==> design/flow/design.v <==
`timescale 1ns / 1ps
module cla_slice_part(g,p,a,b);
 input a, b;
 output g;  
 output p;  
 assign g = a & b;
 assign p = a ^ b;
endmodule
module CarryPropagateGenerateUnit( g,p,a,b);
	input  [15:0] a,b;
	output [15:0] g,p;
	cla_slice_part s0(g[0],p[0],a[0],b[0]);
	cla_slice_part s1(g[1],p[1],a[1],b[1]);
	cla_slice_part s2(g[2],p[2],a[2],b[2]);
	cla_slice_part s3(g[3],p[3],a[3],b[3]);
	cla_slice_part s4(g[4],p[4],a[4],b[4]);
	cla_slice_part s5(g[5],p[5],a[5],b[5]);
	cla_slice_part s6(g[6],p[6],a[6],b[6]);
	cla_slice_part s7(g[7],p[7],a[7],b[7]);
	cla_slice_part s8(g[8],p[8],a[8],b[8]);
	cla_slice_part s9(g[9],p[9],a[9],b[9]);
	cla_slice_part s10(g[10],p[10],a[10],b[10]);
	cla_slice_part s11(g[11],p[11],a[11],b[11]);
	cla_slice_part s12(g[12],p[12],a[12],b[12]);
	cla_slice_part s13(g[13],p[13],a[13],b[13]);
	cla_slice_part s14(g[14],p[14],a[14],b[14]);
	cla_slice_part s15(g[15],p[15],a[15],b[15]);
endmodule
module SixteenBitSummationUnit(sum,p,carry,cin);
  input [14:0] carry;
  input cin;
  input [15:0] p;
  output [15:0] sum;
  assign sum[0] = p[0] ^ cin;
  assign sum[1] = p[1] ^ carry[0];
  assign sum[2] = p[2] ^ carry[1];
  assign sum[3] = p[3] ^ carry[2];
  assign sum[4] = p[4] ^ carry[3];
  assign sum[5] = p[5] ^ carry[4];
  assign sum[6] = p[6] ^ carry[5];
  assign sum[7] = p[7] ^ carry[6];
  assign sum[8] = p[8] ^ carry[7];
  assign sum[9] = p[9] ^ carry[8];
  assign sum[10] = p[10] ^ carry[9];
  assign sum[11] = p[11] ^ carry[10];
  assign sum[12] = p[12] ^ carry[11];
  assign sum[13] = p[13] ^ carry[12];
  assign sum[14] = p[14] ^ carry[13];
  assign sum[15] = p[15] ^ carry[14];
endmodule
module four_bit_block_cla(P,G,carry,p,g,cin);
	input [3:0] p,g;
	input cin;
	output [2:0] carry;
	output P,G;
	assign	carry[0] = 	g[0] |
											cin & p[0];
	assign	carry[1] =  g[1] |
											g[0] & p[1] |
											cin  &  p[0] & p[1];
	assign	carry[2] =  g[2] |
											g[1] & p[2] |
											g[0] & p [1] & p[2] |
											cin  & p[0] & p[1] & p[2];
	assign	P = p[0] & p[1] & p[2] & p[3];
	assign	G = g[3] | 
							g[2] & p[3] |
							g[1] & p[2] & p[3] |
							g[0] & p[1] & p[2] & p[3];
endmodule
module cla_16_two_level(sum,cout,a,b,cin);
	input [15:0] a, b;
	input cin;
	output [15:0] sum;
	output  cout;
	wire [15:0]   g, p,carry;  
	wire [3:0]  G,P;
	assign carry[3]  = G[0] | cin & P[0];
	assign carry[7]  = G[1] | G[0] & P[1] | cin & P[0] & P[1]; 
	assign carry[11] = G[2] |
										 G[1] & P[2] |
										 G[0] & P[1] & P[2] | 
										 cin  & P[0] & P[1] & P[2];
	assign cout = G[3] |
								G[2] & P[3] |
								G[1] & P[2] & P[3] |
								G[0] & P[1] & P[2] & P[3] |
								cin   & P[0] & P[1] & P[2] & P[3];
	CarryPropagateGenerateUnit   CPGU( g,p,a,b);
	four_bit_block_cla FBBC0(P[0],G[0],carry[2:0],p[3:0],g[3:0],cin);     
	four_bit_block_cla FBBC1(P[1],G[1],carry[6:4],p[7:4],g[7:4],carry[3]);   
	four_bit_block_cla FBBC2(P[2],G[2],carry[10:8],p[11:8],g[11:8],carry[7]);
	four_bit_block_cla FBBC3(P[3],G[3],carry[14:12],p[15:12],g[15:12],carry[11]); 
	SixteenBitSummationUnit TTBSU(sum,p,carry[14:0],cin);
endmodule
`timescale 1ns / 1ps
module xnew2(
	output reg [15:0] x,
	input [15:0] x0,
	input [15:0] y,
	input cin,
	input reset,
	input stop,
	input clk
	);
	wire [15:0] sum,a,b;
	wire cout;	 
	cla_16_two_level alu(sum,cout,a,b,cin);
	assign a=x;
	assign b=cin?(~y):y;
	always @(posedge clk)
	begin
		if(reset)
		begin
			x<=x0;
		end
		else
		begin
			if(!stop)
			begin
				x<=sum;
			end
			else
			begin
				x<=x;
			end
		end
	end
endmodule
`timescale 1ns / 1ps
module ynew2(
	output reg [15:0] y,
	input [15:0] y0,
	input [15:0] x,
	input cin,
	input reset,
	input stop,
	input clk
	);
	wire [15:0] sum,a,b;
	wire cout;	 
	cla_16_two_level alu(sum,cout,a,b,cin);
	assign a=y;
	assign b=cin?(~x):x;
	always @(posedge clk)
	begin
		if(reset)
		begin
			y<=y0;
		end
		else
		begin
			if(!stop)
			begin
				y<=sum;
			end
			else
			begin
				y<=y;
			end
		end	
	end
endmodule
`timescale 1ns / 1ps
module znew2(
	output reg [15:0] z,
	output zsign,
	input [15:0] z0,
	input [15:0] zrom,
	input cin,
	input reset,
	input stop,
	input clk
	);
	wire [15:0] sum,a,b;
	wire cout;	 
	cla_16_two_level alu(sum,cout,a,b,cin);
	assign a=z;
	assign b=cin?(~zrom):zrom;
	always @(posedge clk)
	begin
		if(reset)
		begin
			z<=z0;
		end
		else
		begin
			if(!stop)
				z<=sum;
			else
				z<=z;
		end	
	end
	assign zsign=z[15];
endmodule
`timescale 1ns / 1ps
module datapathnew2(
	output [15:0] x,
	output [15:0] y,
	input [15:0] z0,
	input [3:0] i,
	input reset,
	input stop,
	input clk
	); 
	parameter xinit=16'b0010_0110_1101_1101;	 
	parameter yinit=16'b0;
	reg [15:0] zrom_q;
	wire [15:0] xval,yval,zval;
	wire [15:0] x0,y0;
	wire [15:0] z;
	wire zsign;
	always @(*)
	begin
		case(i)
			4'd0: zrom_q=16'b0011_0010_0100_0011;
			4'd1: zrom_q=16'b0001_1101_1010_1100;
			4'd2: zrom_q=16'b0000_1111_1010_1101;
			4'd3: zrom_q=16'b0000_0111_1111_0101;
			4'd4: zrom_q=16'b0000_0011_1111_1110;
			4'd5: zrom_q=16'b0000_0001_1111_1111;
			4'd6: zrom_q=16'b0000_0000_1111_1111;
			4'd7: zrom_q=16'b0000_0000_0111_1111;
			4'd8: zrom_q=16'b0000_0000_0011_1111;
			4'd9: zrom_q=16'b0000_0000_0001_1111;
			4'd10: zrom_q=16'b0000_0000_0000_1111;
			4'd11: zrom_q=16'b0000_0000_0000_0111;
			4'd12: zrom_q=16'b0000_0000_0000_0011;
			4'd13: zrom_q=16'b0000_0000_0000_0001;
			4'd14: zrom_q=16'b0;
			4'd15: zrom_q=16'b0;
			default: zrom_q=16'b0;
		endcase
	end
	xnew2 xmod(x,x0,yval,xcin,reset,stop,clk);
	ynew2 ymod(y,y0,xval,ycin,reset,stop,clk);
	znew2 zmod(z,zsign,z0,zval,zcin,reset,stop,clk);
	assign x0=xinit;
	assign y0=yinit;
	assign xval=$signed(x)>>>i;
	assign yval=$signed(y)>>>i;
	assign zval=zrom_q;
	assign xcin=zsign?1'b0:1'b1;
	assign ycin=zsign?1'b1:1'b0;
	assign zcin=zsign?1'b0:1'b1;
endmodule
`timescale 1ns / 1ps
module cordic_sincos(
	input clk,
	input rst,
	input start,
	input [15:0] z0,
	output ready,
	output reg done,
	output [15:0] x,
	output [15:0] y
	);
	reg busy;
	reg [3:0] cnt;
	wire load;
	assign ready = ~busy;
	assign load = rst | (start & ~busy);
	always @(posedge clk)
	begin
		if(rst)
		begin
			busy <= 1'b0;
			cnt <= 4'd0;
			done <= 1'b0;
		end
		else
		begin
			done <= 1'b0;
			if(!busy)
			begin
				cnt <= 4'd0;
				if(start)
					busy <= 1'b1;
			end
			else
			begin
				cnt <= cnt + 4'd1;
				if(cnt == 4'd15)
				begin
					busy <= 1'b0;
					done <= 1'b1;
				end
			end
		end
	end
	datapathnew2 dp(x,y,z0,cnt,load,~busy,clk);
endmodule
==> design/flow/run.sh <==
#!/bin/bash
# the make line also repeats each setting of config.mk as NAME=value (left out here)
make -C /OpenROAD-flow-scripts/flow DESIGN_CONFIG=/design/flow/config.mk WORK_HOME=/design/flow/orfs CLKGATE_MAP_FILE= finish
==> design/flow/config.mk <==
export PLATFORM = sky130hd
export DESIGN_NAME = cordic_sincos
export DESIGN_NICKNAME = cordic_sincos
export VERILOG_FILES = /design/flow/design.v
export SDC_FILE = /design/flow/constraint.sdc
export NUM_CORES = 4
export LEC_CHECK = 0
export ABC_AREA = 1
export CAP_MARGIN = 35
export CELL_PAD_IN_SITES_GLOBAL_PLACEMENT = 0
export CORE_ASPECT_RATIO = 0.92
export CORE_MARGIN = 2
export CORE_UTILIZATION = 68
export CTS_CLUSTER_DIAMETER = 28
export CTS_CLUSTER_SIZE = 86
export GPL_TIMING_DRIVEN = 1
export MIN_ROUTING_LAYER = met1
export SETUP_SLACK_MARGIN = -0.21
export SLEW_MARGIN = 20
export TNS_END_PERCENT = 95
==> design/flow/constraint.sdc <==
create_clock -name core_clock -period 2.97 [get_ports {clk}]
set_input_delay 0.5940 -clock core_clock [delete_from_list [all_inputs] [get_ports {clk}]]
set_output_delay 0.5940 -clock core_clock [all_outputs]
set_load 0.01 [all_outputs]
==> results of run 1 <==
[what timing repair did]
item                                    CTS  global route
gates cloned                              0             1
setup buffers                             7            12
resized                                  42            73
pin swaps                                18            29
endpoints found under the setup margin   21            29
[area by class of cell]
class	instances	area, µm²
multi-input combinational	668	4460
timing repair buffer	217	1860
inverter	93	357
sequential	68	1530
tap	126	158
clock inverter	4	77.6
fill	371	743
clock buffer	12	176
[metrics by stage]
stage,utilization [%],hold slack (ns)
6_report,92.1,0.544
5_1_grt,92.1,0.573
4_1_cts,88.6,0.543
3_5_place_dp,83.9,0.526
3_3_place_gp,83.9,0.505
2_1_floorplan,-,0.474
[layer usage]
layer  part of all wire [%]  GRT usage, %
met4                    9.8          21.0
met1                     34          51.8
met5                      0             0
met3                     13          11.5
met2                     43          69.4
==> results.ini, run 1 <==
[run_status]
status = finished with violations
so_faults = setup timing

[job]
tool_warnings = 42
max_cap_violations = 0

[critical_path]
end_kind = register
slowest_stage = dfxtp_4
endpoint = dp.xmod.x[7]$_SDFFE_PP1P_
path_max_fanout = 11
critPathBufInv = 3
path_common_cell = nand2_1
reg2reg_slack_ns = -0.81
critPathTopFamily = simple AND/OR/NAND/NOR gates
crit_type = reg2reg
path_depth = 23
cp.required_ns = 3.30
worst-r2r-cell-count = 23
r2r-start = cnt[0]$_SDFF_PP0_
path_cells = buf_8 -> buf_6 -> nand2_1 -> nand3_2 -> nand2_1 -> nand2_1 -> o21ai_2 -> o21ai_0 -> nand2_1 -> nand2_1 -> ha_4 -> a21oi_4 -> o21bai_2 -> nor2_1 -> inv_1 -> ha_1 -> nand2_1 -> nand2_1 -> nand2_1 -> nand2_1 -> nand2_1 -> nand3_1 -> nand2_1
critPathMaxStageDelay_ns = 0.42
arrival_ns = 4.11
critPathLaunch = cnt[0]$_SDFF_PP0_
rr_endpoint = dp.xmod.x[7]$_SDFFE_PP1P_
startpoint_type = register

[clocking]
cts_hold_buffers = 0
cts.sinks = 68
numCtsBuffers = 9
cts-root-buf = clkbuf_8
insertion_delay_ns = 0.39
cts_buffer_depth = 2
htree_num_levels = 3
clk_pin_slew_ns = 0.09
cts_tree = built

[sta]
worst_slack_ns = -0.809
maxSlewHeadroom_pct = 59.4
drv_slew = 0
totalNegativeSetupSlack_ns = -13.66
worst_pin_slew_ns = 0.608
fmax_mhz = 265
setup_violations = 31
post-route-min-period_ns = 3.78
rsz0062_at_grt = true
period_used_pct = 127
fin_skew_ns = 0.0105
hold_viol = 0

[global_route]
grt_max_degree = 36
antenna_found_initial = 0
grt_pass1_vias = 7130
grt_usage_pct = 42.5
grt_pass1_wl_um = 34600
grt_overflow = 0

[logic_synthesis]
yosysUniqueCellTypes = 53
compound_area_share_pct = 15.6
simple_gate_area_share_pct = 25.5
avgSynthCellArea_um2 = 7.23
ys_seq_share_pct = 23.4
ys_warn_count = 8
ys_sh_xor_pct = 7.40
synth-edff-count = 16
largest_area_cell = dfxtp_1
ys.flop_type = dfxtp_1
fp_nets = 988
ys_top_logic_family = simple AND/OR/NAND/NOR gates
area_leaders = dfxtp_1 16%, nand2_1 13%, ha_1 12%
synth_area_um2 = 6490
ys_sh_adder_pct = 14.7
mux_share_pct = 0.655
syn_inst = 898
top_cell_area_share_pct = 16.0
ys_area_um2 = 6490
common_cells = 221 x nand2_1, 82 x inv_1, 67 x nand3_1
async_reset_ff_share_pct = 0
synth_flop_count = 68
top_cell = nand2_1
synth_stat.cells = 898

[floorplan]
fp_util_pct = 69.4
die_w_um = 106
dieArea_um2 = 10300
core_area_um2 = 9360
rows = 34
top_level_ports = 53
chipHeight_um = 97.7

[cells_and_area]
final_area_um2 = 8620
nNetsFinal = 1147
finalNonFillerCells = 1188
syn_to_final_growth_pct = 32.7

[hold_path]
worstHoldPathType = reg2reg
whs_endpoint = dp.ymod.y[14]$_SDFFE_PP0P_
timing.hold.worst_path_depth = 2
hp-start = dp.ymod.y[14]$_SDFFE_PP0P_

[pwr]
leakage_nw = 4.29
power_density_nw_per_um2 = 841
power_frac_comb_pct = 68.2
clkPwrFrac_pct = 13.9
power_frac_seq_pct = 17.9
swShare_pct = 46.4
p_int_mw = 3.89
ir_drop_v = 0.000772
total_power_mw = 7.25
pg_seq_mw = 1.30
comb_power_mw = 4.94
power_clock_mw = 1.01
power.switching_mw = 3.36
power_leader = combinational logic

[placement]
place_ws_ns = -0.510
place_hpwl_um = 14800
port_buffers = 52
place_inst = 1152
place_congestion = 0.985
dpl_cell_area_um2 = 7850

[route]
ant_nets = 0
diodes = 0
wl_per_cell_um = 21.9
drcViolationCount = 0
vias = 7808
drt_iter0_drc = 1253
avgViaCountPerCell = 6.57
firstDrtPassIters = 9
drt_wl_total_um = 26000

==> run 2, diff against run 1 <==
- CAP_MARGIN: 35 -> 20
- CELL_PAD_IN_SITES_DETAIL_PLACEMENT: default -> 0
- CELL_PAD_IN_SITES_GLOBAL_PLACEMENT: 0 -> default
- CORE_ASPECT_RATIO: 0.92 -> default
- CORE_MARGIN: 2 -> 7
- CORE_UTILIZATION: 68 -> 47
- CTS_CLUSTER_DIAMETER: 28 -> 364
- CTS_CLUSTER_SIZE: 86 -> 80
- GPL_ROUTABILITY_DRIVEN: default -> 0
- GPL_TIMING_DRIVEN: 1 -> default
- MIN_ROUTING_LAYER: met1 -> default
- PLACE_DENSITY_LB_ADDON: default -> 0.14
- SETUP_SLACK_MARGIN: -0.21 -> default
- SLEW_MARGIN: 20 -> 15
- TNS_END_PERCENT: 95 -> 85
- clock period: 2.97 -> 2.91 ns (I/O delays scaled with it)
==> run 2 against run 1 <==
Still fails the layout checks on setup timing. Register-to-register slack better by 0.44 ns. First-iteration DRC count down 62%. Area after synthesis unchanged.
==> results.ini, run 2 <==
[run_status]
status = finished with violations  ; unchanged
so_faults = setup timing  ; unchanged

[logic_synthesis]
synth_flop_count = 68  ; unchanged
ys_sh_adder_pct = 14.7  ; unchanged
ys.flop_type = dfxtp_1  ; unchanged
simple_gate_area_share_pct = 25.5  ; unchanged
ys_warn_count = 8  ; unchanged
fp_nets = 988  ; unchanged
compound_area_share_pct = 15.6  ; unchanged
ys_area_um2 = 6490  ; unchanged
ys_top_logic_family = simple AND/OR/NAND/NOR gates  ; unchanged
ys_sh_xor_pct = 7.40  ; unchanged
ys_seq_share_pct = 23.4  ; unchanged
synth-edff-count = 16  ; unchanged
async_reset_ff_share_pct = 0  ; unchanged
largest_area_cell = dfxtp_1  ; unchanged
yosysUniqueCellTypes = 53  ; unchanged
avgSynthCellArea_um2 = 7.23  ; unchanged
mux_share_pct = 0.655  ; unchanged
top_cell = nand2_1  ; unchanged
common_cells = 221 x nand2_1, 82 x inv_1, 67 x nand3_1  ; unchanged
area_leaders = dfxtp_1 16%, nand2_1 13%, ha_1 12%  ; unchanged
synth_area_um2 = 6490  ; unchanged
synth_stat.cells = 898  ; unchanged
syn_inst = 898  ; unchanged
top_cell_area_share_pct = 16.0  ; unchanged

[route]
ant_nets = 0  ; unchanged
vias = 6453  ; was 7808
drcViolationCount = 0  ; unchanged
avgViaCountPerCell = 5.12  ; was 6.57
drt_wl_total_um = 19200  ; was 26000 µm
wl_per_cell_um = 15.2  ; was 21.9 µm
drt_iter0_drc = 475  ; was 1253
firstDrtPassIters = 5  ; was 9
diodes = 0  ; unchanged

[floorplan]
top_level_ports = 53  ; unchanged
fp_util_pct = 48.6  ; was 69.4%
core_area_um2 = 13300  ; was 9360 µm²
rows = 42  ; was 34
dieArea_um2 = 17300  ; was 10300 µm²
chipHeight_um = 132  ; was 97.7 µm
die_w_um = 132  ; was 106 µm

[sta]
rsz0062_at_grt = true  ; unchanged
worst_slack_ns = -0.373  ; was -0.809 ns
fin_skew_ns = 0.00751  ; was 0.0105 ns
hold_viol = 0  ; unchanged
holdWs_ns = 0.518  ; was 0.544 ns
setup_violations = 25  ; was 31
maxSlewHeadroom_pct = 61.5  ; was 59.4%
worst_pin_slew_ns = 0.577  ; was 0.608 ns
totalNegativeSetupSlack_ns = -5.15  ; was -13.66 ns
post-route-min-period_ns = 3.28  ; was 3.78 ns
drv_slew = 0  ; unchanged
period_used_pct = 113  ; was 127%
fmax_mhz = 305  ; was 265 MHz

[clocking]
cts_hold_buffers = 0  ; unchanged
numCtsBuffers = 9  ; unchanged
cts_buffer_depth = 2  ; unchanged
htree_num_levels = 3  ; unchanged
clk_pin_slew_ns = 0.07  ; was 0.09 ns
insertion_delay_ns = 0.35  ; was 0.39 ns
cts.sinks = 68  ; unchanged
cts-root-buf = clkbuf_16  ; was clkbuf_8
cts_tree = built  ; unchanged

[hold_path]
worstHoldPathType = reg2reg  ; unchanged
whs_endpoint = dp.ymod.y[14]$_SDFFE_PP0P_  ; unchanged
timing.hold.worst_path_depth = 2  ; unchanged
hp-start = dp.ymod.y[14]$_SDFFE_PP0P_  ; unchanged

[critical_path]
critPathLaunch = cnt[0]$_SDFF_PP0_  ; unchanged
path_max_fanout = 6  ; was 11
critPathBufInv = 5  ; was 3
cp.required_ns = 3.15  ; was 3.30 ns
critPathTopFamily = AND-OR/OR-AND gates  ; was simple AND/OR/NAND/NOR gates
worst-r2r-cell-count = 25  ; was 23
endpoint = dp.ymod.y[15]$_SDFFE_PP0P_  ; was dp.xmod.x[7]$_SDFFE_PP1P_
rr_endpoint = dp.ymod.y[15]$_SDFFE_PP0P_  ; was dp.xmod.x[7]$_SDFFE_PP1P_
reg2reg_slack_ns = -0.37  ; was -0.81 ns
critPathMaxStageDelay_ns = 0.45  ; was 0.42 ns
arrival_ns = 3.53  ; was 4.11 ns
end_kind = register  ; unchanged
path_depth = 25  ; was 23
r2r-start = cnt[0]$_SDFF_PP0_  ; unchanged
path_common_cell = nand2_1  ; unchanged
crit_type = reg2reg  ; unchanged
slowest_stage = dfxtp_4  ; unchanged
startpoint_type = register  ; unchanged

[global_route]
busiest_layer = met2  ; unchanged
grt_max_degree = 27  ; was 36
grtUsageMet2_pct = 32.2  ; was 69.4%
use_met1_pct = 29.6  ; was 51.8%
grt_pass1_vias = 6075  ; was 7130
antenna_found_initial = 0  ; unchanged
grt_usage_pct = 21.4  ; was 42.5%
use_met3_pct = 4.69  ; was 11.5%
grt_overflow = 0  ; unchanged
grt_pass1_wl_um = 30500  ; was 34600 µm

[pwr]
power_clock_mw = 1.20  ; was 1.01 mW
leakage_nw = 4.44  ; was 4.29 nW
clkPwrFrac_pct = 16.9  ; was 13.9%
comb_power_mw = 4.62  ; was 4.94 mW
swShare_pct = 41.7  ; was 46.4%
power.switching_mw = 2.97  ; was 3.36 mW
p_int_mw = 4.15  ; was 3.89 mW
pg_seq_mw = 1.30  ; about the same
power_leader = combinational logic  ; unchanged
power_frac_comb_pct = 64.9  ; was 68.2%
ir_drop_v = 0.000509  ; was 0.000772 V
power_density_nw_per_um2 = 792  ; was 841 nW/µm²
power_frac_seq_pct = 18.2  ; was 17.9%

[placement]
place_hpwl_um = 14100  ; was 14800 µm
dpl_cell_area_um2 = 8080  ; was 7850 µm²
port_buffers = 52  ; unchanged

[cells_and_area]
final_core_util_pct = 67.4  ; was 92.1%
final_area_um2 = 8990  ; was 8620 µm²
seq_area_um2 = 1530  ; about the same
syn_to_final_growth_pct = 38.5  ; was 32.7%
layout.area.comb_um2 = 4470  ; was 4460 µm²
nNetsFinal = 1170  ; was 1147
nFillCells = 1139  ; was 371

[job]
tool_warnings = 41  ; was 42
max_cap_violations = 0  ; unchanged

-- run 2: per-layer routing --
| layer | wire length [µm] | vias up |
|---|---|---|
| met5 | 0 | - |
| met4 | 536 | 0 |
| met3 | 1090 | 42 |
| met2 | 8370 | 202 |
| met1 | 9180 | 2896 |
| li1 | - | 3313 |
-- run 2: stage by stage --
step / std cells / setup WS [ns] / total power [mW]
CTS: 1249 / -0.324 / 6.73
finish: 1261 / -0.373 / 7.12
global route: 1261 / -0.574 / 7.72
floorplan: 898 / -0.125 / 3.87
global placement: 1218 / -0.357 / 5.29
detailed placement: 1218 / -0.407 / 5.34
-- run 2: area by class of cell --
type	count	share of cell area (%)
Multi-Input combinational cell	668	49.7
Timing Repair Buffer	240	23.4
Sequential cell	68	17.0
Inverter	93	3.99
Clock buffer	10	2.78
Tap cell	176	2.45
Clock inverter	6	0.765
-- run 2: repair_timing --
action,CTS,global route
setup endpoints to repair,23,34
buffers inserted,14,12
gates cloned,1,1
pin swaps,31,51
gates resized,38,71
==> run 3, diff against run 2 <==
- CELL_PAD_IN_SITES_DETAIL_PLACEMENT: 0 -> default
- CORE_ASPECT_RATIO: default -> 0.5
- CORE_MARGIN: 7 -> 2
- CORE_UTILIZATION: 47 -> 72
- CTS_CLUSTER_DIAMETER: 364 -> 216
- CTS_CLUSTER_SIZE: 80 -> 97
- GPL_ROUTABILITY_DRIVEN: 0 -> default
- PLACE_DENSITY: default -> 0.39
- PLACE_DENSITY_LB_ADDON: 0.14 -> default
- SLEW_MARGIN: 15 -> 20
- TNS_END_PERCENT: 85 -> 5
- clock period: 2.91 -> 2.65 ns (I/O delays scaled with it)
==> run 3 against run 2 <==
Synthesized cell count is the same. The flow now stops in 4_1_cts. Area after synthesis is the same. Die size shrank 43%.
==> results.ini, run 3 <==
[logic_synthesis]
compound_area_share_pct = 15.6  ; unchanged
ys_top_logic_family = simple AND/OR/NAND/NOR gates  ; unchanged
fp_nets = 988  ; unchanged
synth_flop_count = 68  ; unchanged
synth_stat.cells = 898  ; unchanged
avgSynthCellArea_um2 = 7.23  ; unchanged
synth-edff-count = 16  ; unchanged
ys_sh_adder_pct = 14.7  ; unchanged
ys_seq_share_pct = 23.4  ; unchanged
simple_gate_area_share_pct = 25.5  ; unchanged
area_leaders = dfxtp_1 16%, nand2_1 13%, ha_1 12%  ; unchanged
ys_area_um2 = 6490  ; unchanged
ys.flop_type = dfxtp_1  ; unchanged
top_cell_area_share_pct = 16.0  ; unchanged
ys_warn_count = 8  ; unchanged
largest_area_cell = dfxtp_1  ; unchanged
syn_inst = 898  ; unchanged
synth_area_um2 = 6490  ; unchanged
async_reset_ff_share_pct = 0  ; unchanged
common_cells = 221 x nand2_1, 82 x inv_1, 67 x nand3_1  ; unchanged
top_cell = nand2_1  ; unchanged
ys_sh_xor_pct = 7.40  ; unchanged
yosysUniqueCellTypes = 53  ; unchanged
mux_share_pct = 0.655  ; unchanged

[run_status]
tool.error = [ERROR DPL-0038] Utilization greater than 100%, impossible to legalize
status = did not finish  ; was finished with violations
lastStage = 4_1_cts

[floorplan]
core_area_um2 = 8740  ; was 13300 µm²
top_level_ports = 53  ; unchanged
rows = 24  ; was 42
dieArea_um2 = 9840  ; was 17300 µm²
fp_util_pct = 74.3  ; was 48.6%
chipHeight_um = 71.1  ; was 132 µm
die_w_um = 138  ; was 132 µm

[placement]
place_congestion = 0.993
port_buffers = 52  ; unchanged
place_hpwl_um = 17300  ; was 14100 µm
place_inst = 1184  ; was 1218

[run 3: stage by stage]
| stage | setup WS (ns) | hold WS [ns] | instance area [µm²] |
|---|---|---|---|
| after floorplan | -0.386 | 0.474 | 6500 |
| after global placement | -0.635 | 0.497 | 8170 |
| after detailed placement | -0.853 | 0.505 | 8170 |
==> run 4, diff against run 3 <==
- ABC_AREA: 1 -> default
- CAP_MARGIN: 20 -> 35
- CELL_PAD_IN_SITES_GLOBAL_PLACEMENT: default -> 3
- CORE_ASPECT_RATIO: 0.5 -> default
- CORE_UTILIZATION: 72 -> 40
- CTS_CLUSTER_DIAMETER: 216 -> default
- CTS_CLUSTER_SIZE: 97 -> default
- GPL_TIMING_DRIVEN: default -> 0
- MAX_ROUTING_LAYER: default -> met4
- PLACE_DENSITY: 0.39 -> default
- SLEW_MARGIN: 20 -> 0
- TNS_END_PERCENT: 5 -> default
- clock period: 2.65 -> 5.0 ns (I/O delays scaled with it)
==> run 4 against run 3 <==
Area after synthesis is 3.0% lower. Now clean on timing, DRC and antenna. Synthesized cell count shrank 23%. Die size rose by 70%.
==> results.ini, run 4 <==
[run_status]
status = complete, no violations  ; was did not finish

[job]
tool_warnings = 40
max_cap_violations = 0

[logic_synthesis]
syn_inst = 695  ; was 898
common_cells = 69 x nand2_1, 62 x ha_1, 61 x xnor2_1  ; was 221 x nand2_1, 82 x inv_1, 67 x nand3_1
yosysUniqueCellTypes = 54  ; was 53
compound_area_share_pct = 16.0  ; was 15.6%
synth_flop_count = 68  ; unchanged
ys_sh_adder_pct = 15.2  ; was 14.7%
ys_seq_share_pct = 24.2  ; was 23.4%
top_cell = nand2_1  ; unchanged
fp_nets = 785  ; was 988
ys_sh_xor_pct = 10.7  ; was 7.40%
area_leaders = dfxtp_1 17%, ha_1 12%, xnor2_1 8.5%  ; was dfxtp_1 16%, nand2_1 13%, ha_1 12%
synth_area_um2 = 6290  ; was 6490 µm²
async_reset_ff_share_pct = 0  ; unchanged
synth_stat.cells = 695  ; was 898
ys_area_um2 = 6290  ; was 6490 µm²
synth-edff-count = 16  ; unchanged
simple_gate_area_share_pct = 11.1  ; was 25.5%
avgSynthCellArea_um2 = 9.06  ; was 7.23 µm²
largest_area_cell = dfxtp_1  ; unchanged
mux_share_pct = 14.2  ; was 0.655%
ys.flop_type = dfxtp_1  ; unchanged
ys_warn_count = 8  ; unchanged
top_cell_area_share_pct = 16.5  ; was 16.0%
ys_top_logic_family = AND-OR/OR-AND gates  ; was simple AND/OR/NAND/NOR gates

[hold_path]
whs_endpoint = dp.ymod.y[6]$_SDFFE_PP0P_
timing.hold.worst_path_depth = 2
worstHoldPathType = reg2reg
hp-start = dp.ymod.y[6]$_SDFFE_PP0P_

[critical_path]
critPathTopFamily = AND-OR/OR-AND gates
cp.required_ns = 5.22
end_kind = register
critPathBufInv = 3
slowest_stage = mux4_2
path_cells = buf_6 -> buf_12 -> buf_8 -> mux4_2 -> mux4_2 -> xnor2_1 -> ha_1 -> and3_1 -> a221oi_4 -> o21ai_1 -> a21oi_2 -> nor2_1 -> o32a_1 -> ha_1 -> o21a_1 -> o21ai_1 -> nand2b_1 -> xnor2_1 -> a21oi_1 -> nor2_1
path_depth = 20
worst-r2r-cell-count = 20
startpoint_type = register
critPathMaxStageDelay_ns = 0.54
r2r-start = cnt[0]$_SDFF_PP0_
arrival_ns = 5.01
crit_type = reg2reg
reg2reg_slack_ns = 0.21
rr_endpoint = dp.ymod.y[15]$_SDFFE_PP0P_
path_max_fanout = 10
critPathLaunch = cnt[0]$_SDFF_PP0_
endpoint = dp.ymod.y[15]$_SDFFE_PP0P_

[clocking]
cts_tree = built
cts_hold_buffers = 0
htree_num_levels = 3
cts_buffer_depth = 2
insertion_delay_ns = 0.35
cts-root-buf = clkbuf_16
clk_pin_slew_ns = 0.06
numCtsBuffers = 9
cts.sinks = 68

[sta]
worst_pin_slew_ns = 0.837
holdWs_ns = 0.543
post-route-min-period_ns = 4.79
hold_viol = 0
maxSlewHeadroom_pct = 44.2
setup_violations = 0
fin_skew_ns = 0.00708
drv_slew = 0
worst_slack_ns = 0.210
period_used_pct = 95.8
totalNegativeSetupSlack_ns = 0
fmax_mhz = 209

[global_route]
antenna_found_initial = 0
grt_usage_pct = 24.8
grt_overflow = 0
grt_max_degree = 26
grt_pass1_wl_um = 29900
grt_pass1_vias = 5145

[route]
avgViaCountPerCell = 5.33
diodes = 0
drt_wl_total_um = 19300
ant_nets = 0
vias = 5212
drcViolationCount = 0
firstDrtPassIters = 5
wl_per_cell_um = 19.7
drt_iter0_drc = 295

[pwr]
ir_drop_v = 0.000235
power_frac_comb_pct = 62.5
total_power_mw = 4.13
power_leader = combinational logic
power.switching_mw = 1.74
power_frac_seq_pct = 21.3
leakage_nw = 3.15
power_density_nw_per_um2 = 553
power_clock_uw = 667
swShare_pct = 42.2
p_int_mw = 2.39
clkPwrFrac_pct = 16.2
comb_power_mw = 2.58
pg_seq_uw = 879

[cells_and_area]
nFillCells = 1547
nNetsFinal = 852
syn_to_final_growth_pct = 18.7
final_area_um2 = 7470

[floorplan]
rows = 45  ; was 24
die_w_um = 129  ; was 138 µm
top_level_ports = 53  ; unchanged
chipHeight_um = 129  ; was 71.1 µm
core_area_um2 = 15300  ; was 8740 µm²
fp_util_pct = 41.1  ; was 74.3%
dieArea_um2 = 16800  ; was 9840 µm²

[placement]
dpl_cell_area_um2 = 7100  ; was 8170 µm²
place_congestion = 0.953  ; was 0.993
port_buffers = 51  ; was 52
place_ws_ns = -0.886  ; was -0.853 ns
place_hpwl_um = 14800  ; was 17300 µm

[run 4: what timing repair did]
action | 4_1_cts | 5_1_grt
buffers inserted | 1 | 1
endpoints found under the hold margin | 0 | 0
resized | 11 | 13
setup endpoints to repair | 10 | 10
pin swaps | 1 | 2
[run 4: area by class of cell]
type	instances	area (µm²)	area share, %
well taps	211	264	3.53
inverters	35	131	1.76
clock inverters	7	76.3	1.02
clock buffers	9	225	3.01
plain buffers	68	438	5.86
flip-flops and latches	68	1520	20.4
multi-input cells	524	4260	57.0
repair buffers	56	559	7.48
[run 4: metal layers]
metal / wire length (µm) / global-route usage (%)
met4: 255 / 6.20
met5: 0 / -
met1: 9890 / 36.0
met3: 677 / 2.52
met2: 8490 / 37.1
[run 4: through the flow]
stage          utilization, %  instances
4_1_cts                  48.7        977
2_1_floorplan               -        695
6_report                 48.8        978
3_3_place_gp             46.2        957
5_1_grt                  48.8        978
3_5_place_dp             46.4        960
==> run 5, diff against run 4 <==
- CAP_MARGIN: 35 -> 20
- CELL_PAD_IN_SITES_GLOBAL_PLACEMENT: 3 -> default
- CORE_UTILIZATION: 40 -> 72
- CTS_CLUSTER_DIAMETER: default -> 370
- CTS_CLUSTER_SIZE: default -> 97
- GPL_TIMING_DRIVEN: 0 -> default
- MAX_ROUTING_LAYER: met4 -> default
- SLEW_MARGIN: 0 -> 20
- TNS_END_PERCENT: default -> 10
- clock period: 5.0 -> 3.19 ns (I/O delays scaled with it)
==> run 5 against run 4 <==
The flow now stops in 4_1_cts. Synthesized cell count stayed put. Die size is 43% lower. Area after synthesis stayed put.
==> results.ini, run 5 <==
[run_status]
status = did not finish  ; was complete, no violations
lastStage = 4_1_cts
tool.error = [ERROR DPL-0033] detailed placement checks failed during check placement.

[logic_synthesis]
synth_flop_count = 68  ; unchanged
synth_stat.cells = 695  ; unchanged
async_reset_ff_share_pct = 0  ; unchanged
ys_area_um2 = 6290  ; unchanged
largest_area_cell = dfxtp_1  ; unchanged
simple_gate_area_share_pct = 11.1  ; unchanged
synth-edff-count = 16  ; unchanged
ys_sh_xor_pct = 10.7  ; unchanged
ys_top_logic_family = AND-OR/OR-AND gates  ; unchanged
syn_inst = 695  ; unchanged
avgSynthCellArea_um2 = 9.06  ; unchanged
ys.flop_type = dfxtp_1  ; unchanged
compound_area_share_pct = 16.0  ; unchanged
common_cells = 69 x nand2_1, 62 x ha_1, 61 x xnor2_1  ; unchanged
top_cell_area_share_pct = 16.5  ; unchanged
yosysUniqueCellTypes = 54  ; unchanged
fp_nets = 785  ; unchanged
mux_share_pct = 14.2  ; unchanged
area_leaders = dfxtp_1 17%, ha_1 12%, xnor2_1 8.5%  ; unchanged
ys_seq_share_pct = 24.2  ; unchanged
ys_warn_count = 8  ; unchanged
top_cell = nand2_1  ; unchanged
synth_area_um2 = 6290  ; unchanged
ys_sh_adder_pct = 15.2  ; unchanged

[placement]
place_congestion = 1.03  ; was 0.953
port_buffers = 52  ; was 51
place_inst = 939  ; was 960
place_hpwl_um = 14700  ; was 14800 µm
place_ws_ns = -1.21  ; was -0.886 ns

[floorplan]
core_area_um2 = 8590  ; was 15300 µm²
rows = 34  ; was 45
fp_util_pct = 73.3  ; was 41.1%
die_w_um = 97.5  ; was 129 µm
top_level_ports = 53  ; unchanged
chipHeight_um = 97.5  ; was 129 µm
dieArea_um2 = 9510  ; was 16800 µm²

run 5: metrics by stage:
stage                     cell area [µm²]  util, %
after detailed placement             7790     90.6
after global placement               7790     90.6
after floorplan                      6320        -
==> run 6, diff against run 5 <==
- ABC_AREA: default -> 0
- CAP_MARGIN: 20 -> 35
- CELL_PAD_IN_SITES_GLOBAL_PLACEMENT: default -> 0
- CORE_ASPECT_RATIO: default -> 0.92
- CORE_UTILIZATION: 72 -> 40
- CTS_CLUSTER_DIAMETER: 370 -> 345
- CTS_CLUSTER_SIZE: 97 -> 67
- GPL_TIMING_DRIVEN: default -> 1
- MIN_ROUTING_LAYER: default -> met1
- PLACE_DENSITY_LB_ADDON: default -> 0.19
- TNS_END_PERCENT: 10 -> 40
- clock period: 3.19 -> 4.9 ns (I/O delays scaled with it)
==> run 6 against run 5 <==
The run now finishes clean. Die size rose by 76%. Synthesized cell count did not move. Area after synthesis did not move.
==> results.ini, run 6 <==
[sta]
totalNegativeSetupSlack_ns = 0
period_used_pct = 92.1
setup_violations = 0
drv_slew = 0
fin_skew_ns = 0.00949
worst_pin_slew_ns = 0.599
fmax_mhz = 222
hold_viol = 0
post-route-min-period_ns = 4.51
maxSlewHeadroom_pct = 60.0
rsz0062_at_grt = false
holdWs_ns = 0.539

[floorplan]
chipHeight_um = 124  ; was 97.5 µm
core_area_um2 = 15200  ; was 8590 µm²
rows = 43  ; was 34
die_w_um = 135  ; was 97.5 µm
dieArea_um2 = 16800  ; was 9510 µm²
top_level_ports = 53  ; unchanged
fp_util_pct = 41.3  ; was 73.3%

[critical_path]
path_depth = 19
r2r-start = cnt[0]$_SDFF_PP0_
critPathBufInv = 1
reg2reg_slack_ns = 0.39
end_kind = register
critPathLaunch = cnt[0]$_SDFF_PP0_
critPathTopFamily = AND-OR/OR-AND gates
crit_type = reg2reg
cp.required_ns = 5.14
path_max_fanout = 22
slowest_stage = dfxtp_4
rr_endpoint = dp.xmod.x[15]$_SDFFE_PP0P_
startpoint_type = register
path_cells = buf_12 -> mux2_2 -> o21ai_0 -> mux4_2 -> xnor2_1 -> ha_1 -> a21o_1 -> a21oi_1 -> o21ai_0 -> a221o_1 -> a41o_1 -> o22a_1 -> ha_1 -> o21ai_0 -> nand2b_1 -> a21oi_1 -> xnor2_1 -> a21oi_1 -> nor2_1
endpoint = dp.xmod.x[15]$_SDFFE_PP0P_
critPathMaxStageDelay_ns = 0.44
arrival_ns = 4.75
worst-r2r-cell-count = 19

[logic_synthesis]
syn_inst = 695  ; unchanged
top_cell = nand2_1  ; unchanged
synth_stat.cells = 695  ; unchanged
fp_nets = 785  ; unchanged
common_cells = 69 x nand2_1, 62 x ha_1, 61 x xnor2_1  ; unchanged
avgSynthCellArea_um2 = 9.06  ; unchanged
synth_area_um2 = 6290  ; unchanged
synth-edff-count = 16  ; unchanged
area_leaders = dfxtp_1 17%, ha_1 12%, xnor2_1 8.5%  ; unchanged
ys_top_logic_family = AND-OR/OR-AND gates  ; unchanged
mux_share_pct = 14.2  ; unchanged
top_cell_area_share_pct = 16.5  ; unchanged
synth_flop_count = 68  ; unchanged
compound_area_share_pct = 16.0  ; unchanged
largest_area_cell = dfxtp_1  ; unchanged
yosysUniqueCellTypes = 54  ; unchanged
ys_sh_xor_pct = 10.7  ; unchanged
ys.flop_type = dfxtp_1  ; unchanged
ys_area_um2 = 6290  ; unchanged
simple_gate_area_share_pct = 11.1  ; unchanged
ys_seq_share_pct = 24.2  ; unchanged
ys_warn_count = 8  ; unchanged
async_reset_ff_share_pct = 0  ; unchanged
ys_sh_adder_pct = 15.2  ; unchanged

[global_route]
grt_overflow = 0
antenna_found_initial = 0
grt_max_degree = 36
grt_usage_pct = 19.9
grt_pass1_vias = 4867
grt_pass1_wl_um = 26100

[clocking]
htree_num_levels = 3
insertion_delay_ns = 0.35
cts_buffer_depth = 2
clk_pin_slew_ns = 0.06
cts_tree = built
cts.sinks = 68
cts-root-buf = clkbuf_16
numCtsBuffers = 9

[pwr]
comb_power_mw = 2.38
power.switching_mw = 1.67
leakage_nw = 2.99
power_frac_comb_pct = 58.8
total_power_mw = 4.05
power_leader = combinational logic
power_density_nw_per_um2 = 565
p_int_mw = 2.38
swShare_pct = 41.2
ir_drop_v = 0.000234
pg_seq_uw = 947
power_frac_seq_pct = 23.4
clkPwrFrac_pct = 17.8
power_clock_uw = 721

[hold_path]
whs_endpoint = dp.ymod.y[13]$_SDFFE_PP0P_
timing.hold.worst_path_depth = 2
worstHoldPathType = reg2reg
hp-start = dp.ymod.y[13]$_SDFFE_PP0P_

[placement]
place_congestion = 0.931  ; was 1.03
port_buffers = 52  ; unchanged
place_hpwl_um = 12200  ; was 14700 µm

[route]
drcViolationCount = 0
drt_wl_total_um = 16200
diodes = 0
firstDrtPassIters = 5
wl_per_cell_um = 17.6
avgViaCountPerCell = 5.43
drt_iter0_drc = 339
ant_nets = 0
vias = 4993

[run_status]
status = complete, no violations  ; was did not finish

[cells_and_area]
nNetsFinal = 803
nFillCells = 1452
syn_to_final_growth_pct = 13.9

[job]
tool_warnings = 38
max_cap_violations = 0

[run 6: through the flow]
step | util [%] | setup WS (ns) | instances | instance area [µm²]
finish | 47.1 | 0.387 | 920 | 7170
global route | 47.1 | 0.0694 | 920 | 7170
global placement | 45.0 | 0.422 | 904 | 6840
floorplan | - | 0.224 | 695 | 6290
CTS | 47.1 | 0.335 | 920 | 7160
detailed placement | 45.0 | 0.357 | 904 | 6840
[run 6: area by class of cell]
type | count | area [µm²] | share of cell area (%)
clock inverters | 4 | 73.8 | 1.03
multi-input cells | 524 | 4230 | 59.0
well taps | 202 | 253 | 3.53
repair buffers | 75 | 706 | 9.85
clock buffers | 12 | 246 | 3.44
flip-flops and latches | 68 | 1530 | 21.3
inverters | 35 | 131 | 1.83
[run 6: repair_timing]
| action | CTS | global route |
|---|---|---|
| endpoints found under the hold margin | 0 | 0 |
| gates resized | 0 | 1 |
| buffers inserted | 0 | 0 |
| hold buffers | 0 | 0 |
| endpoints found under the setup margin | 0 | 1 |
[run 6: routing by layer]
layer,up-vias,GRT usage [%],part of all wire [%]
li1,2454,-,-
met1,2373,29.8,50
met2,143,28.6,42
met3,23,4.40,6.1
met4,0,5.45,1.5
met5,-,0,0
==> run 7, diff against run 6 <==
- ABC_AREA: 0 -> 1
- CORE_UTILIZATION: 40 -> 69
- CTS_CLUSTER_DIAMETER: 345 -> 28
- CTS_CLUSTER_SIZE: 67 -> 86
- PLACE_DENSITY_LB_ADDON: 0.19 -> default
- SETUP_SLACK_MARGIN: default -> -0.15
- TNS_END_PERCENT: 40 -> 95
- clock period: 4.9 -> 2.91 ns (I/O delays scaled with it)
==> run 7 against run 6 <==
The run now fails in 5_1_grt. Area after synthesis grew 3.1%. Die size shrank 39%. Synthesized cell count grew 29%.
==> results.ini, run 7 <==
[logic_synthesis]
largest_area_cell = dfxtp_1  ; unchanged
ys.flop_type = dfxtp_1  ; unchanged
compound_area_share_pct = 15.6  ; was 16.0%
fp_nets = 988  ; was 785
syn_inst = 898  ; was 695
area_leaders = dfxtp_1 16%, nand2_1 13%, ha_1 12%  ; was dfxtp_1 17%, ha_1 12%, xnor2_1 8.5%
ys_area_um2 = 6490  ; was 6290 µm²
mux_share_pct = 0.655  ; was 14.2%
synth-edff-count = 16  ; unchanged
avgSynthCellArea_um2 = 7.23  ; was 9.06 µm²
synth_area_um2 = 6490  ; was 6290 µm²
async_reset_ff_share_pct = 0  ; unchanged
ys_sh_adder_pct = 14.7  ; was 15.2%
ys_warn_count = 8  ; unchanged
top_cell_area_share_pct = 16.0  ; was 16.5%
ys_top_logic_family = simple AND/OR/NAND/NOR gates  ; was AND-OR/OR-AND gates
synth_stat.cells = 898  ; was 695
common_cells = 221 x nand2_1, 82 x inv_1, 67 x nand3_1  ; was 69 x nand2_1, 62 x ha_1, 61 x xnor2_1
ys_sh_xor_pct = 7.40  ; was 10.7%
synth_flop_count = 68  ; unchanged
simple_gate_area_share_pct = 25.5  ; was 11.1%
yosysUniqueCellTypes = 53  ; was 54
top_cell = nand2_1  ; unchanged
ys_seq_share_pct = 23.4  ; was 24.2%

[clocking]
cts_hold_buffers = 0  ; unchanged
numCtsBuffers = 9  ; unchanged
cts.sinks = 68  ; unchanged
cts-root-buf = clkbuf_8  ; was clkbuf_16
htree_num_levels = 3  ; unchanged
cts_buffer_depth = 2  ; unchanged

[run_status]
tool.error = [ERROR GRT-0232] Routing congestion too high. Check the congestion heatmap in the GUI.
status = did not finish  ; was complete, no violations
lastStage = 5_1_grt

[placement]
port_buffers = 52  ; unchanged
place_hpwl_um = 14900  ; was 12200 µm
place_congestion = 0.987  ; was 0.931

[global_route]
grt_overflow = 366
grt_usage_pct = 86.2

[floorplan]
chipHeight_um = 97.0  ; was 124 µm
top_level_ports = 53  ; unchanged
core_area_um2 = 9040  ; was 15200 µm²
rows = 33  ; was 43
fp_util_pct = 71.8  ; was 41.3%
die_w_um = 105  ; was 135 µm
dieArea_um2 = 10200  ; was 16800 µm²

[run 7: metal layers]
layer	GRT usage (%)	overflow
met5	16.3	0
met4	94.8	105
met3	65.2	1
met2	107	258
met1	84.2	2
[run 7: timing repair]
action / in CTS
buffers inserted: 15
pin swaps: 17
setup endpoints to repair: 25
gates resized: 59
cloned: 1
[run 7: through the flow]
step,hold slack (ns),power [mW],setup WS [ns],std cells,cell area (µm²)
floorplan,0.474,3.85,-0.126,898,6500
global placement,0.491,5.12,-0.432,1159,7950
detailed placement,0.505,5.42,-0.549,1159,7950
CTS,0.519,6.54,-0.350,1191,8440
==> run 8, diff against run 7 <==
- CAP_MARGIN: 35 -> 20
- CELL_PAD_IN_SITES_GLOBAL_PLACEMENT: 0 -> default
- CORE_ASPECT_RATIO: 0.92 -> default
- CORE_UTILIZATION: 69 -> 66
- CTS_CLUSTER_DIAMETER: 28 -> 238
- CTS_CLUSTER_SIZE: 86 -> default
- GPL_TIMING_DRIVEN: 1 -> default
- MIN_ROUTING_LAYER: met1 -> default
- PLACE_DENSITY: default -> 0.39
- SETUP_SLACK_MARGIN: -0.15 -> default
- TNS_END_PERCENT: 95 -> default
- clock period: 2.91 -> 2.64 ns (I/O delays scaled with it)
==> run 8 against run 7 <==
The run again fails in 5_1_grt. Synthesized cell count stayed put. Die size up 4.4%. Area after synthesis unchanged.
==> results.ini, run 8 <==
[logic_synthesis]
async_reset_ff_share_pct = 0  ; unchanged
common_cells = 221 x nand2_1, 82 x inv_1, 67 x nand3_1  ; unchanged
mux_share_pct = 0.655  ; unchanged
top_cell_area_share_pct = 16.0  ; unchanged
yosysUniqueCellTypes = 53  ; unchanged
top_cell = nand2_1  ; unchanged
synth_stat.cells = 898  ; unchanged
ys_warn_count = 8  ; unchanged
largest_area_cell = dfxtp_1  ; unchanged
ys_sh_adder_pct = 14.7  ; unchanged
ys_sh_xor_pct = 7.40  ; unchanged
synth_area_um2 = 6490  ; unchanged
ys_area_um2 = 6490  ; unchanged
ys_seq_share_pct = 23.4  ; unchanged
synth_flop_count = 68  ; unchanged
avgSynthCellArea_um2 = 7.23  ; unchanged
ys_top_logic_family = simple AND/OR/NAND/NOR gates  ; unchanged
compound_area_share_pct = 15.6  ; unchanged
area_leaders = dfxtp_1 16%, nand2_1 13%, ha_1 12%  ; unchanged
ys.flop_type = dfxtp_1  ; unchanged
syn_inst = 898  ; unchanged
simple_gate_area_share_pct = 25.5  ; unchanged
fp_nets = 988  ; unchanged
synth-edff-count = 16  ; unchanged

[run_status]
tool.error = [ERROR GRT-0232] Routing congestion too high. Check the congestion heatmap in the GUI.  ; unchanged
status = did not finish  ; unchanged
lastStage = 5_1_grt  ; unchanged

[floorplan]
rows = 36  ; was 33
core_area_um2 = 9640  ; was 9040 µm²
dieArea_um2 = 10600  ; was 10200 µm²
top_level_ports = 53  ; unchanged
chipHeight_um = 103  ; was 97.0 µm
die_w_um = 103  ; was 105 µm
fp_util_pct = 67.4  ; was 71.8%

[global_route]
grt_usage_pct = 100
grt_overflow = 1095

[clocking]
htree_num_levels = 3  ; unchanged
cts.sinks = 68  ; unchanged
cts_buffer_depth = 2  ; unchanged
cts-root-buf = clkbuf_8  ; unchanged
cts_hold_buffers = 0  ; unchanged
numCtsBuffers = 9  ; unchanged

[placement]
port_buffers = 52  ; unchanged
place_congestion = 0.963  ; was 0.987
place_hpwl_um = 15300  ; was 14900 µm
dpl_cell_area_um2 = 8280  ; was 7950 µm²
place_inst = 1204  ; was 1159

==> run 8: what timing repair did <==
action / 4_1_cts
resized: 93
gates cloned: 1
endpoints found under the setup margin: 37
setup buffers: 7
pin swaps: 52
==> run 8: routing by layer <==
metal	GRT overflow	track usage, %
met1	8	84.4
met4	270	124
met3	7	67.0
met2	809	139
met5	1	32.7
==> run 8: through the flow <==
step / setup slack [ns] / TNS [ns]
3_5_place_dp: -0.725 / -13.16
2_1_floorplan: -0.386 / -4.01
4_1_cts: -0.584 / -11.72
3_3_place_gp: -0.545 / -9.06
==> run 9, diff against run 8 <==
- ABC_AREA: 1 -> default
- CORE_UTILIZATION: 66 -> 72
- CTS_CLUSTER_DIAMETER: 238 -> 38
- CTS_CLUSTER_SIZE: default -> 31
- PLACE_DENSITY: 0.39 -> default
- PLACE_DENSITY_LB_ADDON: default -> 0.25
- SETUP_SLACK_MARGIN: default -> 0.59
- clock period: 2.64 -> 4.15 ns (I/O delays scaled with it)
==> run 9 against run 8 <==
Now fails the layout checks on setup timing. Die size decreased by 11%. Synthesized cell count decreased by 23%. Area after synthesis decreased by 3.0%.
==> results.ini, run 9 <==
[run_status]
status = finished with violations  ; was did not finish
so_faults = setup timing

[cells_and_area]
finalNonFillerCells = 879
seq_area_um2 = 1530
syn_to_final_growth_pct = 22.1
final_area_um2 = 7680
layout.area.comb_um2 = 4470
final_core_util_pct = 89.4
nFillCells = 403
nNetsFinal = 856

[global_route]
busiest_layer = met2
grtUsageMet2_pct = 62.2
antenna_found_initial = 0
grt_pass1_wl_um = 29200
grt_overflow = 0
grt_usage_pct = 38.8
grt_pass1_vias = 5865
grt_max_degree = 35
use_met3_pct = 7.63
use_met1_pct = 49.5

[logic_synthesis]
synth_area_um2 = 6290  ; was 6490 µm²
area_leaders = dfxtp_1 17%, ha_1 12%, xnor2_1 8.5%  ; was dfxtp_1 16%, nand2_1 13%, ha_1 12%
ys_sh_adder_pct = 15.2  ; was 14.7%
syn_inst = 695  ; was 898
ys.flop_type = dfxtp_1  ; unchanged
synth-edff-count = 16  ; unchanged
yosysUniqueCellTypes = 54  ; was 53
fp_nets = 785  ; was 988
top_cell_area_share_pct = 16.5  ; was 16.0%
ys_sh_xor_pct = 10.7  ; was 7.40%
top_cell = nand2_1  ; unchanged
common_cells = 69 x nand2_1, 62 x ha_1, 61 x xnor2_1  ; was 221 x nand2_1, 82 x inv_1, 67 x nand3_1
ys_top_logic_family = AND-OR/OR-AND gates  ; was simple AND/OR/NAND/NOR gates
async_reset_ff_share_pct = 0  ; unchanged
simple_gate_area_share_pct = 11.1  ; was 25.5%
synth_flop_count = 68  ; unchanged
compound_area_share_pct = 16.0  ; was 15.6%
ys_area_um2 = 6290  ; was 6490 µm²
ys_warn_count = 8  ; unchanged
mux_share_pct = 14.2  ; was 0.655%
ys_seq_share_pct = 24.2  ; was 23.4%
avgSynthCellArea_um2 = 9.06  ; was 7.23 µm²
largest_area_cell = dfxtp_1  ; unchanged
synth_stat.cells = 695  ; was 898

[sta]
holdWs_ns = 0.559
fmax_mhz = 230
fin_skew_ns = 0.0214
rsz0062_at_grt = true
post-route-min-period_ns = 4.35
period_used_pct = 105
worst_slack_ns = -0.196
setup_violations = 6
worst_pin_slew_ns = 1.11
totalNegativeSetupSlack_ns = -0.696
maxSlewHeadroom_pct = 26.2
hold_viol = 0
drv_slew = 0

[critical_path]
path_cells = buf_12 -> mux4_2 -> mux2_4 -> a221oi_4 -> xnor2_1 -> ha_1 -> a21oi_2 -> o21ai_2 -> a221o_1 -> a41o_1 -> o22a_1 -> ha_1 -> o21ai_1 -> nand2b_1 -> buf_4 -> buf_4 -> xnor2_1 -> o21ai_1
critPathBufInv = 3
startpoint_type = register
arrival_ns = 4.61
path_max_fanout = 8
rr_endpoint = dp.xmod.x[14]$_SDFFE_PP0P_
critPathTopFamily = AND-OR/OR-AND gates
path_depth = 18
critPathMaxStageDelay_ns = 0.54
critPathLaunch = cnt[0]$_SDFF_PP0_
worst-r2r-cell-count = 18
reg2reg_slack_ns = -0.20
crit_type = reg2reg
cp.required_ns = 4.41
slowest_stage = mux4_2
r2r-start = cnt[0]$_SDFF_PP0_
end_kind = register
endpoint = dp.xmod.x[14]$_SDFFE_PP0P_

[floorplan]
rows = 34  ; was 36
fp_util_pct = 73.3  ; was 67.4%
die_w_um = 97.5  ; was 103 µm
top_level_ports = 53  ; unchanged
chipHeight_um = 97.5  ; was 103 µm
dieArea_um2 = 9510  ; was 10600 µm²
core_area_um2 = 8590  ; was 9640 µm²

[clocking]
cts.sinks = 68  ; unchanged
cts-root-buf = clkbuf_8  ; unchanged
cts_tree = built
insertion_delay_ns = 0.38
numCtsBuffers = 9  ; unchanged
clk_pin_slew_ns = 0.09
htree_num_levels = 3  ; unchanged
cts_buffer_depth = 2  ; unchanged

[hold_path]
worstHoldPathType = reg2reg
hp-start = dp.ymod.y[12]$_SDFFE_PP0P_
whs_endpoint = dp.ymod.y[12]$_SDFFE_PP0P_
timing.hold.worst_path_depth = 2

[pwr]
power_clock_uw = 597
total_power_mw = 5.52
pg_seq_mw = 1.09
power.switching_mw = 2.52
leakage_nw = 3.28
p_int_mw = 3.00
power_leader = combinational logic
comb_power_mw = 3.83
clkPwrFrac_pct = 10.8
power_frac_seq_pct = 19.8
power_frac_comb_pct = 69.4
power_density_nw_per_um2 = 718
ir_drop_v = 0.000712
swShare_pct = 45.6

[placement]
place_congestion = 0.948  ; was 0.963
place_inst = 833  ; was 1204
dpl_cell_area_um2 = 6960  ; was 8280 µm²
place_hpwl_um = 12100  ; was 15300 µm
port_buffers = 52  ; unchanged
place_ws_ns = -0.137  ; was -0.725 ns

[route]
drcViolationCount = 0
vias = 6003
ant_nets = 0
drt_wl_total_um = 20600
wl_per_cell_um = 23.4
diodes = 0
avgViaCountPerCell = 6.83
firstDrtPassIters = 8
drt_iter0_drc = 672

[job]
max_cap_violations = 0
tool_warnings = 41

-- run 9: what timing repair did --
| action | 4_1_cts | 5_1_grt |
|---|---|---|
| setup endpoints to repair | 25 | 27 |
| hold buffers | 0 | 0 |
| cloned | 2 | 1 |
| resized | 37 | 33 |
| setup buffers | 14 | 13 |
| pin swaps | 29 | 40 |
-- run 9: final cells by class --
class	count	share of cell area, %
inverter	35	1.74
multi-input combinational	524	58.2
clock inverter	7	0.977
clock buffer	9	1.61
sequential	68	19.9
timing repair buffer	128	15.9
tap	108	1.76
-- run 9: per-layer routing --
| layer | up-vias | part of all wire (%) |
|---|---|---|
| met5 | - | 0 |
| met4 | 0 | 6.6 |
| met3 | 144 | 11 |
| met2 | 488 | 46 |
| met1 | 2818 | 37 |
| li1 | 2553 | - |
==> run 10, diff against run 9 <==
- ABC_AREA: default -> 1
- CTS_CLUSTER_DIAMETER: 38 -> 188
- CTS_CLUSTER_SIZE: 31 -> default
- SETUP_SLACK_MARGIN: 0.59 -> -0.26
- TNS_END_PERCENT: default -> 5
- clock period: 4.15 -> 3.01 ns (I/O delays scaled with it)
==> run 10 against run 9 <==
The run now fails in 5_1_grt. Synthesized cell count increased by 29%. Area after synthesis increased by 3.1%. Die size increased by 3.0%.
==> results.ini, run 10 <==
[logic_synthesis]
ys.flop_type = dfxtp_1  ; unchanged
top_cell = nand2_1  ; unchanged
synth_flop_count = 68  ; unchanged
ys_sh_xor_pct = 7.40  ; was 10.7%
synth-edff-count = 16  ; unchanged
compound_area_share_pct = 15.6  ; was 16.0%
simple_gate_area_share_pct = 25.5  ; was 11.1%
async_reset_ff_share_pct = 0  ; unchanged
avgSynthCellArea_um2 = 7.23  ; was 9.06 µm²
yosysUniqueCellTypes = 53  ; was 54
ys_sh_adder_pct = 14.7  ; was 15.2%
area_leaders = dfxtp_1 16%, nand2_1 13%, ha_1 12%  ; was dfxtp_1 17%, ha_1 12%, xnor2_1 8.5%
synth_area_um2 = 6490  ; was 6290 µm²
syn_inst = 898  ; was 695
common_cells = 221 x nand2_1, 82 x inv_1, 67 x nand3_1  ; was 69 x nand2_1, 62 x ha_1, 61 x xnor2_1
mux_share_pct = 0.655  ; was 14.2%
largest_area_cell = dfxtp_1  ; unchanged
synth_stat.cells = 898  ; was 695
fp_nets = 988  ; was 785
ys_area_um2 = 6490  ; was 6290 µm²
ys_top_logic_family = simple AND/OR/NAND/NOR gates  ; was AND-OR/OR-AND gates
ys_seq_share_pct = 23.4  ; was 24.2%
top_cell_area_share_pct = 16.0  ; was 16.5%
ys_warn_count = 8  ; unchanged

[floorplan]
rows = 34  ; unchanged
dieArea_um2 = 9790  ; was 9510 µm²
die_w_um = 99.0  ; was 97.5 µm
top_level_ports = 53  ; unchanged
fp_util_pct = 74.4  ; was 73.3%
chipHeight_um = 99.0  ; was 97.5 µm
core_area_um2 = 8720  ; was 8590 µm²

[placement]
place_hpwl_um = 14400  ; was 12100 µm
dpl_cell_area_um2 = 7690  ; was 6960 µm²
place_congestion = 1.05  ; was 0.948
port_buffers = 52  ; unchanged
place_inst = 1117  ; was 833

[clocking]
cts_buffer_depth = 2  ; unchanged
htree_num_levels = 3  ; unchanged
numCtsBuffers = 9  ; unchanged
cts_hold_buffers = 0  ; unchanged
cts-root-buf = clkbuf_8  ; unchanged
cts.sinks = 68  ; unchanged

[run_status]
tool.error = [ERROR DPL-0038] Utilization greater than 100%, impossible to legalize
status = did not finish  ; was finished with violations
lastStage = 5_1_grt

## run 10: stage by stage
step | setup slack [ns] | TNS, ns | total power, mW
after CTS | -0.378 | -5.50 | 6.33
after detailed placement | -0.537 | -7.52 | 5.11
after global placement | -0.258 | -2.55 | 4.79
after floorplan | -0.0725 | -0.0725 | 3.71
## run 10: timing repair
action	CTS
resized	43
setup buffers	11
endpoints found under the setup margin	24
cloned	1
pin swaps	14
==> run 11, diff against run 10 <==
- CAP_MARGIN: 20 -> 0
- TNS_END_PERCENT: 5 -> default
- clock period: 3.01 -> 2.99 ns (I/O delays scaled with it)
==> run 11 against run 10 <==
The run again fails in 5_1_grt. Die size unchanged. Area after synthesis unchanged. Synthesized cell count is the same.
==> results.ini, run 11 <==
[floorplan]
dieArea_um2 = 9790  ; unchanged
core_area_um2 = 8720  ; unchanged
fp_util_pct = 74.4  ; unchanged
rows = 34  ; unchanged
chipHeight_um = 99.0  ; unchanged
die_w_um = 99.0  ; unchanged
top_level_ports = 53  ; unchanged

[placement]
dpl_cell_area_um2 = 7700  ; was 7690 µm²
place_congestion = 1.08  ; was 1.05
port_buffers = 52  ; unchanged
place_inst = 1120  ; was 1117
place_ws_ns = -0.508  ; was -0.537 ns
place_hpwl_um = 15300  ; was 14400 µm

[logic_synthesis]
synth_flop_count = 68  ; unchanged
top_cell_area_share_pct = 16.0  ; unchanged
synth-edff-count = 16  ; unchanged
fp_nets = 988  ; unchanged
compound_area_share_pct = 15.6  ; unchanged
common_cells = 221 x nand2_1, 82 x inv_1, 67 x nand3_1  ; unchanged
yosysUniqueCellTypes = 53  ; unchanged
syn_inst = 898  ; unchanged
ys_warn_count = 8  ; unchanged
avgSynthCellArea_um2 = 7.23  ; unchanged
ys.flop_type = dfxtp_1  ; unchanged
ys_sh_xor_pct = 7.40  ; unchanged
simple_gate_area_share_pct = 25.5  ; unchanged
ys_sh_adder_pct = 14.7  ; unchanged
ys_area_um2 = 6490  ; unchanged
async_reset_ff_share_pct = 0  ; unchanged
mux_share_pct = 0.655  ; unchanged
largest_area_cell = dfxtp_1  ; unchanged
ys_seq_share_pct = 23.4  ; unchanged
area_leaders = dfxtp_1 16%, nand2_1 13%, ha_1 12%  ; unchanged
top_cell = nand2_1  ; unchanged
synth_area_um2 = 6490  ; unchanged
synth_stat.cells = 898  ; unchanged
ys_top_logic_family = simple AND/OR/NAND/NOR gates  ; unchanged

[clocking]
numCtsBuffers = 9  ; unchanged
cts_buffer_depth = 2  ; unchanged
cts-root-buf = clkbuf_8  ; unchanged
htree_num_levels = 3  ; unchanged
cts.sinks = 68  ; unchanged

[run_status]
status = did not finish  ; unchanged
tool.error = [ERROR DPL-0038] Utilization greater than 100%, impossible to legalize  ; unchanged
lastStage = 5_1_grt  ; unchanged

==> run 11: what timing repair did <==
item,4_1_cts
hold endpoints to repair,0
gates resized,40
pin swaps,14
gates cloned,0
hold buffers,0
endpoints found under the setup margin,24
setup buffers,3
==> run 11: per-stage QoR <==
stage          util (%)  power (mW)
3_5_place_dp       88.3        5.20
2_1_floorplan         -        3.74
4_1_cts            92.4        6.44
3_3_place_gp       88.3        4.84
==> run 12, diff against run 11 <==
- ABC_AREA: 1 -> default
- CAP_MARGIN: 0 -> 20
- CTS_CLUSTER_DIAMETER: 188 -> 345
- CTS_CLUSTER_SIZE: default -> 97
- PLACE_DENSITY_LB_ADDON: 0.25 -> default
- SETUP_SLACK_MARGIN: -0.26 -> -0.24
- clock period: 2.99 -> 3.9 ns (I/O delays scaled with it)
==> run 12 against run 11 <==
The layout now fails its checks (setup timing). Die size shrank 2.9%. Area after synthesis decreased by 3.0%. Synthesized cell count decreased by 23%.
==> results.ini, run 12 <==
[sta]
fin_skew_ns = 0.0158
post-route-min-period_ns = 4.25
hold_viol = 0
setup_violations = 9
totalNegativeSetupSlack_ns = -1.57
rsz0062_at_grt = true
fmax_mhz = 235
worst_slack_ns = -0.353
period_used_pct = 109
drv_slew = 0
maxSlewHeadroom_pct = 56.6

[pwr]
power_density_nw_per_um2 = 728
pg_seq_mw = 1.11
power_frac_seq_pct = 19.6
swShare_pct = 43.5
power_leader = combinational logic
power.switching_mw = 2.47
power_clock_uw = 552
clkPwrFrac_pct = 9.7
p_int_mw = 3.20
comb_power_mw = 4.01
ir_drop_v = 0.000611
power_frac_comb_pct = 70.7
leakage_nw = 3.43

[logic_synthesis]
largest_area_cell = dfxtp_1  ; unchanged
ys_warn_count = 8  ; unchanged
simple_gate_area_share_pct = 11.1  ; was 25.5%
synth_flop_count = 68  ; unchanged
compound_area_share_pct = 16.0  ; was 15.6%
ys_area_um2 = 6290  ; was 6490 µm²
ys_sh_adder_pct = 15.2  ; was 14.7%
top_cell_area_share_pct = 16.5  ; was 16.0%
ys_seq_share_pct = 24.2  ; was 23.4%
synth_stat.cells = 695  ; was 898
ys_sh_xor_pct = 10.7  ; was 7.40%
avgSynthCellArea_um2 = 9.06  ; was 7.23 µm²
synth-edff-count = 16  ; unchanged
yosysUniqueCellTypes = 54  ; was 53
fp_nets = 785  ; was 988
common_cells = 69 x nand2_1, 62 x ha_1, 61 x xnor2_1  ; was 221 x nand2_1, 82 x inv_1, 67 x nand3_1
top_cell = nand2_1  ; unchanged
async_reset_ff_share_pct = 0  ; unchanged
mux_share_pct = 14.2  ; was 0.655%
syn_inst = 695  ; was 898
ys.flop_type = dfxtp_1  ; unchanged
area_leaders = dfxtp_1 17%, ha_1 12%, xnor2_1 8.5%  ; was dfxtp_1 16%, nand2_1 13%, ha_1 12%
synth_area_um2 = 6290  ; was 6490 µm²

[floorplan]
rows = 34  ; unchanged
chipHeight_um = 97.5  ; was 99.0 µm
fp_util_pct = 73.3  ; was 74.4%
core_area_um2 = 8590  ; was 8720 µm²
die_w_um = 97.5  ; was 99.0 µm
top_level_ports = 53  ; unchanged
dieArea_um2 = 9510  ; was 9790 µm²

[hold_path]
hp-start = dp.ymod.y[6]$_SDFFE_PP0P_
whs_endpoint = dp.ymod.y[6]$_SDFFE_PP0P_
worstHoldPathType = reg2reg
timing.hold.worst_path_depth = 2

[route]
wl_per_cell_um = 21.5
diodes = 0
drt_iter0_drc = 649
drcViolationCount = 0
avgViaCountPerCell = 6.60
ant_nets = 0

[critical_path]
slowest_stage = mux4_2
worst-r2r-cell-count = 21
arrival_ns = 4.52
cp.required_ns = 4.17
endpoint = dp.xmod.x[15]$_SDFFE_PP0P_
critPathMaxStageDelay_ns = 0.56
reg2reg_slack_ns = -0.35
rr_endpoint = dp.xmod.x[15]$_SDFFE_PP0P_
startpoint_type = register
end_kind = register
path_max_fanout = 11
critPathBufInv = 2
path_depth = 21
path_cells = buf_8 -> buf_6 -> mux2i_1 -> nand2_1 -> o21ai_0 -> mux4_2 -> xnor2_1 -> ha_1 -> a21o_1 -> a21oi_1 -> o21ai_2 -> a221o_1 -> a41o_1 -> o22a_1 -> ha_2 -> o21ai_2 -> nand2b_1 -> a21oi_2 -> xnor2_1 -> a21oi_1 -> nor2_1

[placement]
place_hpwl_um = 13200  ; was 15300 µm
place_inst = 889  ; was 1120
port_buffers = 52  ; unchanged
place_congestion = 1.04  ; was 1.08

[clocking]
insertion_delay_ns = 0.37
cts.sinks = 68  ; unchanged
htree_num_levels = 3  ; unchanged
numCtsBuffers = 9  ; unchanged
cts_tree = built
clk_pin_slew_ns = 0.09
cts_buffer_depth = 2  ; unchanged

[global_route]
grt_max_degree = 35
grt_pass1_vias = 6016
grt_usage_pct = 40.1
antenna_found_initial = 0
grt_pass1_wl_um = 30300
grt_overflow = 0

[run_status]
so_faults = setup timing
status = finished with violations  ; was did not finish

[job]
tool_warnings = 43
max_cap_violations = 0

[cells_and_area]
syn_to_final_growth_pct = 23.7
nNetsFinal = 900
finalNonFillerCells = 923

==> run 12: what timing repair did <==
item                       4_1_cts  5_1_grt
resized                         14       22
buffers inserted                 9       10
setup endpoints to repair        9        9
pin swaps                        9       31
gates cloned                     0        0
hold endpoints to repair         0        0
==> run 12: final cells by class <==
class                   instances  area (µm²)
repair buffers                172        1510
multi-input cells             524        4300
clock inverters                 5        36.3
well taps                     108         135
fillers                       389         810
inverters                      35         131
flip-flops and latches         68        1530
clock buffers                  11         141
==> run 12: metrics by stage <==
step	worst slack, ns	utilization (%)	hold WS (ns)	power [mW]	instance area [µm²]
after global routing	-0.539	90.6	0.634	6.02	7780
after CTS	-0.275	88.9	0.590	5.36	7640
after detailed placement	-0.610	85.6	0.576	4.70	7360
final	-0.353	90.6	0.594	5.67	7780
after global placement	-0.431	85.6	0.537	4.47	7360
after floorplan	-0.353	-	0.486	3.51	6320
==> run 12: layer usage <==
layer	routed length [µm]	global-route usage, %
met1	7120	50.1
met3	2290	7.41
met2	9370	67.1
met4	1090	19.2
met5	0	0
Power is estimated from default activity; no workload was simulated.
